==> v9: inputs <==
==> flow/design.v (excerpt) <==
module ULA_LCD(clk, rst, rs, rw, en, dados, SOMA, SUBT, MULT, IGUAL, A, B, sinalA, sinalB);
Settings: LEC_CHECK=0, CAP_MARGIN=20, CELL_PAD_IN_SITES_DETAIL_PLACEMENT=0, CELL_PAD_IN_SITES_GLOBAL_PLACEMENT=0, CORE_ASPECT_RATIO=0.9, CORE_MARGIN=2, CORE_UTILIZATION=72, CTS_CLUSTER_SIZE=36, GPL_ROUTABILITY_DRIVEN=0, PLACE_DENSITY_LB_ADDON=0.0, SETUP_SLACK_MARGIN=5.0, SLEW_MARGIN=25, TNS_END_PERCENT=65; clock period 94.3 ns.
run.sh (not shown) runs the stock make flow with config.mk's settings and CLKGATE_MAP_FILE=.
==> v5: changes against v9 <==
==> flow/config.mk (replaced) <==
export PLATFORM = sky130hd
export DESIGN_NAME = ULA_LCD
export DESIGN_NICKNAME = ULA_LCD
export VERILOG_FILES = /design/flow/design.v
export SDC_FILE = /design/flow/constraint.sdc
export NUM_CORES = 4
export LEC_CHECK = 0
export ABC_AREA = 1
export CAP_MARGIN = 20
export CORE_MARGIN = 2
export CORE_UTILIZATION = 72
export CTS_CLUSTER_DIAMETER = 226
export CTS_CLUSTER_SIZE = 32
export MAX_ROUTING_LAYER = met4
export SLEW_MARGIN = 20
==> flow/constraint.sdc (replaced) <==
create_clock -name core_clock -period 66.6 [get_ports {clk}]
set_input_delay 13.3200 -clock core_clock [delete_from_list [all_inputs] [get_ports {clk}]]
set_output_delay 13.3200 -clock core_clock [all_outputs]
set_load 0.01 [all_outputs]
==> v12: changes against v9 <==
==> flow/config.mk (replaced) <==
export PLATFORM = sky130hd
export DESIGN_NAME = ULA_LCD
export DESIGN_NICKNAME = ULA_LCD
export VERILOG_FILES = /design/flow/design.v
export SDC_FILE = /design/flow/constraint.sdc
export NUM_CORES = 4
export LEC_CHECK = 0
export CAP_MARGIN = 20
export CORE_MARGIN = 2
export CORE_UTILIZATION = 13
export SLEW_MARGIN = 20
==> flow/constraint.sdc (replaced) <==
create_clock -name core_clock -period 126.0 [get_ports {clk}]
set_input_delay 25.2000 -clock core_clock [delete_from_list [all_inputs] [get_ports {clk}]]
set_output_delay 25.2000 -clock core_clock [all_outputs]
set_load 0.01 [all_outputs]
==> results.md <==
| Stage | Parameter | Value |
| --- | --- | --- |
| outcome | Status | timing/DRC/antenna clean |
| global routing | Sum of overflow across all layers after global routing | 0 |
| synthesis | Largest type area fraction | 0.107 |
| synthesis | Post-synthesis adder-cell area fraction | 0.121 |
| floorplanning | Die Outline Area | 469000 um2 |
| synthesis | Netlist Area Pre-Place | 60200 um2 |
| synthesis | Area leader, netlist | ha_1 |
| floorplanning | Die x size | 685 um |
| synthesis | Yosys top cell by instances | nor2_1 |
| clocking | Number of setup buffers added after CTS | 0 |
| synthesis | Chip area in the Yosys report | 60200 um2 |
| place | Area after DPL | 67600 um2 |
| synthesis | Prevailing logic family in the synthesized netlist | AND-OR/OR-AND gates |
| floorplanning | Die Y-Extent | 685 um |
| floorplanning | Row cnt | 249 |
| synthesis | Mux share of post-synthesis cell area | 0.0460 |
| synthesis | Post-synthesis share of cell area spent on and, or, nand and nor gates | 0.311 |
The numbers above come from v12.

==> results.md <==
| Stage | Parameter | Value |
| --- | --- | --- |
| outcome | Status | aborted with a tool error |
| outcome | Last stage reached | 5_1_grt |
| outcome | Error message | [ERROR GRT-0116] Global routing finished with congestion. Check the congestion regions in the DRC Viewer. |
| floorplanning | Die Outline Area | 96100 um2 |
| synthesis | Netlist Area Pre-Place | 67400 um2 |
| synthesis | Chip area in the Yosys report | 67400 um2 |
| floorplanning | Row cnt | 112 |
| synthesis | Yosys top cell by instances | nand2_1 |
| global routing | Sum of overflow across all layers after global routing | 341 |
| synthesis | Post-synthesis adder-cell area fraction | 0.107 |
| synthesis | Largest type area fraction | 0.175 |
| floorplanning | Die x size | 310 um |
The numbers above come from v5.

==> results.md <==
| Stage | Parameter | Value |
| --- | --- | --- |
| outcome | Status | aborted with a tool error |
| outcome | Last stage reached | 5_1_grt |
| outcome | Error message | [ERROR GRT-0232] Routing congestion too high. Check the congestion heatmap in the GUI. |
| synthesis | Mux share of post-synthesis cell area | 0.0460 |
| synthesis | Yosys top cell by instances | nor2_1 |
| floorplanning | Die x size | 309 um |
| global routing | Sum of overflow across all layers after global routing | 58 |
| floorplanning | Die Y-Extent | 278 um |
| floorplanning | Row cnt | 100 |
| synthesis | Post-synthesis adder-cell area fraction | 0.121 |
| synthesis | Netlist Area Pre-Place | 60200 um2 |
| floorplanning | Die Outline Area | 86000 um2 |
The numbers above come from v9.


========
==> run a <==
ULA_LCD again, from the RTL that the note above started with.
Design ULA_LCD, start of the top module:
module ULA_LCD(clk, rst, rs, rw, en, dados, SOMA, SUBT, MULT, IGUAL, A, B, sinalA, sinalB);
clock: 179.0 ns
lec_check: 0
cap_margin: 20
cell_pad_in_sites_global_placement: 1
core_margin: 2
core_utilization: 61
cts_cluster_diameter: 102
gpl_routability_driven: 1
place_density_lb_addon: 0.21
setup_slack_margin: -2.0
slew_margin: 20
==> inputs of run b, as changes to run a <==
CELL_PAD_IN_SITES_GLOBAL_PLACEMENT = unset   (was 1)
CORE_UTILIZATION = 57   (was 61)
CTS_CLUSTER_DIAMETER = unset   (was 102)
GPL_ROUTABILITY_DRIVEN = unset   (was 1)
PLACE_DENSITY_LB_ADDON = unset   (was 0.21)
SETUP_SLACK_MARGIN = unset   (was -2.0)
==> flow/constraint.sdc (replaced) <==
create_clock -name core_clock -period 95.6 [get_ports {clk}]
set_input_delay 19.1200 -clock core_clock [delete_from_list [all_inputs] [get_ports {clk}]]
set_output_delay 19.1200 -clock core_clock [all_outputs]
set_load 0.01 [all_outputs]
==> results <==
- Run b finished clean. Run a produced a clean layout.
- In run a the non-clock buffer count is lower than in run b, by 399.
- Synthesized area is the same in run b and run a.
- Of run a and run b, run a has the higher worst setup slack (gap 47 ns).
- In run a the wire length is smaller than in run b, by 5.9%.
- Against run b, the global-route usage of run a is higher by 0.96 points.
- Utilization: run b is higher than run a (0.49 points).
- Synthesized cell count is the same in run b and run a.

========
==> run H: inputs <==
ULA_LCD again, from the RTL that the note above started with.
Design ULA_LCD, start of the top module:
module ULA_LCD(clk, rst, rs, rw, en, dados, SOMA, SUBT, MULT, IGUAL, A, B, sinalA, sinalB);
	input [7:0] A;
	input [7:0] B;
	input sinalA;
	input sinalB;
	input SOMA;
	input SUBT;
	input MULT;
	input IGUAL;
	output en;
	output rw;
	output rs;
	output [7:0] dados;
	input clk;
	input rst;
	reg rs;
	reg rw;
	reg en;
	reg [7:0] dados;
	reg [21:0] c45;
	reg [21:0] c5;
	reg [21:0] c25;
	integer c1;
	reg flag45;
	reg flag5;
	reg flag2meio;
	reg [9:0] est2;
	reg flagbt1;
	reg flagbt2;
	reg flagbt3;
	reg flagbt4;
	reg flag_rst;
	reg [31:0] estado;
	reg subest;
	reg [5:0] charPos;
	reg [1:0] operacao;
	reg menos;
	reg [7:0] Alinha;
	reg [7:0] Blinha;
	reg menosA;
	reg menosB;
	reg menosR;
	parameter T45 = 2250, T5 = 250, T25 = 125;
	parameter clear = 1, opSOMA=1, opSUBT=2, opMULT=3, opIGUAL=4, skipLn=192, WAIT=10, WRITE=11, DEFAULT=6;
	reg [21:0] n45, n5, n25;
	reg nf45, nf5, nf25;
	always @(posedge clk) begin
		n45 = c45; n5 = c5; n25 = c25;
		nf45 = flag45; nf5 = flag5; nf25 = flag2meio;
    	if(flag_rst) begin
        	n45 = 0;
        	n25 = 0;
        	n5 = 0;
        	nf5 = 0;
        	nf45 = 0;
  ...
export LEC_CHECK = 0
export ABC_AREA = 1
export CAP_MARGIN = 15
export CORE_MARGIN = 2
export CORE_UTILIZATION = 72
export CTS_CLUSTER_DIAMETER = 226
export CTS_CLUSTER_SIZE = 32
export SLEW_MARGIN = 20
create_clock -name core_clock -period 64.1 [get_ports {clk}]
==> run C: changes against run H <==
ABC_AREA = default   (was 1)
CAP_MARGIN = 20   (was 15)
CORE_UTILIZATION = 40   (was 72)
CTS_CLUSTER_DIAMETER = default   (was 226)
CTS_CLUSTER_SIZE = default   (was 32)
==> flow/constraint.sdc (replaced) <==
create_clock -name core_clock -period 114.0 [get_ports {clk}]
set_input_delay 22.8000 -clock core_clock [delete_from_list [all_inputs] [get_ports {clk}]]
set_output_delay 22.8000 -clock core_clock [all_outputs]
set_load 0.01 [all_outputs]
==> run R: changes against run H <==
CAP_MARGIN = 20   (was 15)
CORE_UTILIZATION = 58   (was 72)
CTS_CLUSTER_DIAMETER = default   (was 226)
CTS_CLUSTER_SIZE = default   (was 32)
HOLD_SLACK_MARGIN = 0.29   (was default)
TNS_END_PERCENT = 5   (was default)
==> flow/constraint.sdc (replaced) <==
create_clock -name core_clock -period 67.6 [get_ports {clk}]
set_input_delay 13.5200 -clock core_clock [delete_from_list [all_inputs] [get_ports {clk}]]
set_output_delay 13.5200 -clock core_clock [all_outputs]
set_load 0.01 [all_outputs]
==> notes <==
Run H ended with an error in 5_1_grt. Run R produced a layout that fails on setup timing. Run C completed with no timing, DRC or antenna violations.
In run C the area after synthesis is smaller than in run R, by about 11%.
Of run C and run R, run R has the higher cell count (gap about 30%, measured against run R).
Against run C, the utilization of run R is higher by 29 points.
In run C the synthesized cell count is smaller than in run R, by 29%.
Die area: run H < run R < run C.
Critical path depth: run C is lower than run R (40).
Of run C and run R, run R has the higher non-clock buffer count (gap 1400).
Of run R and run C, run C has the higher setup slack (gap 8600 ps).
Between run C and run R, the lower clock skew is in run C (gap 0.59 ps).

========
==> inputs of job 4879 <==
ULA_LCD again, from the RTL that the note above started with.
clock: 150.0 ns
lec_check: 0
abc_area: 1
cap_margin: 20
cell_pad_in_sites_detail_placement: 2
core_margin: 6
core_utilization: 50
cts_cluster_size: 89
gpl_timing_driven: 0
max_routing_layer: met5
place_density_lb_addon: 0.11
slew_margin: 20
==> job 2679: changes against job 4879 <==
Settings changed: CELL_PAD_IN_SITES_DETAIL_PLACEMENT 2 to unset, CORE_MARGIN 6 to 2, CORE_UTILIZATION 50 to 71, CTS_CLUSTER_SIZE 89 to unset, GPL_TIMING_DRIVEN 0 to unset, MAX_ROUTING_LAYER met5 to unset, PLACE_DENSITY_LB_ADDON 0.11 to unset.
==> flow/constraint.sdc (replaced) <==
create_clock -name core_clock -period 79.4 [get_ports {clk}]
set_input_delay 15.8800 -clock core_clock [delete_from_list [all_inputs] [get_ports {clk}]]
set_output_delay 15.8800 -clock core_clock [all_outputs]
set_load 0.01 [all_outputs]
==> job 458: changes against job 4879 <==
Settings changed: CELL_PAD_IN_SITES_DETAIL_PLACEMENT 2 to unset, CORE_MARGIN 6 to 2, CORE_UTILIZATION 50 to 72, CTS_CLUSTER_DIAMETER set to 207, CTS_CLUSTER_SIZE 89 to 32, GPL_TIMING_DRIVEN 0 to unset, MAX_ROUTING_LAYER met5 to met4, PLACE_DENSITY_LB_ADDON 0.11 to unset.
==> flow/constraint.sdc (replaced) <==
create_clock -name core_clock -period 69.5 [get_ports {clk}]
set_input_delay 13.9000 -clock core_clock [delete_from_list [all_inputs] [get_ports {clk}]]
set_output_delay 13.9000 -clock core_clock [all_outputs]
set_load 0.01 [all_outputs]
==> job 6723: changes against job 4879 <==
Settings changed: ABC_AREA 1 to unset, CELL_PAD_IN_SITES_DETAIL_PLACEMENT 2 to unset, CORE_MARGIN 6 to 2, CORE_UTILIZATION 50 to 40, CTS_CLUSTER_SIZE 89 to unset, GPL_TIMING_DRIVEN 0 to unset, MAX_ROUTING_LAYER met5 to unset, PLACE_DENSITY_LB_ADDON 0.11 to unset, SETUP_SLACK_MARGIN set to 5.0.
==> flow/constraint.sdc (replaced) <==
create_clock -name core_clock -period 114.0 [get_ports {clk}]
set_input_delay 22.8000 -clock core_clock [delete_from_list [all_inputs] [get_ports {clk}]]
set_output_delay 22.8000 -clock core_clock [all_outputs]
set_load 0.01 [all_outputs]
==> comparison <==
Job 6723 completed with no timing, DRC or antenna violations. Job 4879 ended with an error in detailed placement. Job 458 never finished: it broke off in global routing on ODB-0269. Job 2679 produced a clean layout.
Sequential cell count is the same in job 6723 and job 2679.
Of job 2679 and job 6723, job 2679 has the higher clock skew (gap 0.0065 ns).
Against job 6723, the count of clock-buffer cells in the layout of job 2679 is lower by 9.
Between job 2679 and job 6723, the lower first-iteration DRC count is in job 6723 (gap 44%, measured against job 6723).
Utilization: job 6723 is lower than job 2679 (32 points).
In job 6723 the worst setup slack is better than in job 2679, by 6.7 ns.
Via count: job 2679 is higher than job 6723 (20%).
==> figures <==
quantity                                                 job 4879                job 6723               job 2679                 job 458
Outcome                                    stopped before the end  timing/DRC/antenna clean  timing/DRC/antenna clean  stopped before the end
Stage where the flow stopped                   detailed placement                       -                      -          global routing
Largest contributor to cell area by class                       -             logic gates            logic gates                       -
Post-Syn Area                                          67,430 µm²              60,210 µm²             67,430 µm²              67,430 µm²
Clk sinks                                                       -                     203                    203                     203
Top layer reached by signal wires                               -                    met4                   met5                       -
Clk latency late pin                                            -                 0.55 ns                0.53 ns                       -
Sequential portion of the cell area                             -                  6.263%                 5.671%                       -
Slowest cell on the critical path                               -  sky130_fd_sc_hd__or4_1  sky130_fd_sc_hd__fa_1                       -
Number of sequential cells                                      -                     203                    203                       -
Sequential cell area                                            -                4064 µm²               4064 µm²                       -
Area of the multi-input gates                                   -              54,540 µm²             54,830 µm²                       -
Met1 Wirelength                                                 -               97,970 µm              88,740 µm                       -

========
==> exp/ember <==
ULA_LCD again, from the RTL that the note above started with.
Settings: LEC_CHECK=0, ABC_AREA=1, CAP_MARGIN=20, CORE_MARGIN=2, CORE_UTILIZATION=66, CTS_CLUSTER_DIAMETER=381, CTS_CLUSTER_SIZE=78, HOLD_SLACK_MARGIN=0.29, SLEW_MARGIN=20, TNS_END_PERCENT=5; clock period 67.6 ns.
==> exp/xenon: changes against exp/ember <==
==> flow/config.mk (replaced) <==
export PLATFORM = sky130hd
export DESIGN_NAME = ULA_LCD
export DESIGN_NICKNAME = ULA_LCD
export VERILOG_FILES = /design/flow/design.v
export SDC_FILE = /design/flow/constraint.sdc
export NUM_CORES = 4
export LEC_CHECK = 0
export CAP_MARGIN = 20
export CORE_MARGIN = 2
export CORE_UTILIZATION = 71
export SLEW_MARGIN = 20
==> flow/constraint.sdc (replaced) <==
create_clock -name core_clock -period 126.0 [get_ports {clk}]
set_input_delay 25.2000 -clock core_clock [delete_from_list [all_inputs] [get_ports {clk}]]
set_output_delay 25.2000 -clock core_clock [all_outputs]
set_load 0.01 [all_outputs]
==> results <==
                                                                                      exp/ember              exp/xenon
Core region area                                                                     102000 µm²              83800 µm²
Syn avg cell area                                                                      5.55 µm²               6.95 µm²
Placed cells                                                                              14600                   9612
Number of instances in the synthesized netlist                                            12100                   8662
Fa+ha+maj area frac                                                                       0.107                  0.121
Resize count post-CTS                                                                       193                      0
Die height                                                                               324 µm                 295 µm
Distinct lib cells                                                                           92                    177
Placement row count                                                                         117                    106
Total cells reported by yosys after synthesis                                             12100                   8662
Proportion of netlist area held by the largest area contributor                           0.175                  0.107
Detailed-placement wirelength estimate                                                   196 mm                 151 mm
Netlist area before placement                                                         67400 µm²              60200 µm²
And+or+nand+nor area frac                                                                 0.497                  0.311
MUX share of area                                                                      0.000594                 0.0460
Cell type with the largest total area after synthesis                  sky130_fd_sc_hd__nand2_1  sky130_fd_sc_hd__ha_1
TritonCTS buffer count                                                                        6                     22
Compound Share, Synth                                                                     0.135                  0.345
Parity-gate share of the synthesized area counting xor and xnor cells                    0.0625                 0.0648
Total die size                                                                       105000 µm²              87100 µm²
Result of the run                                                                did not finish  timing/DRC/antenna clean
Last stage reached                                                               global routing                      -
Width of the die                                                                         324 µm                 295 µm
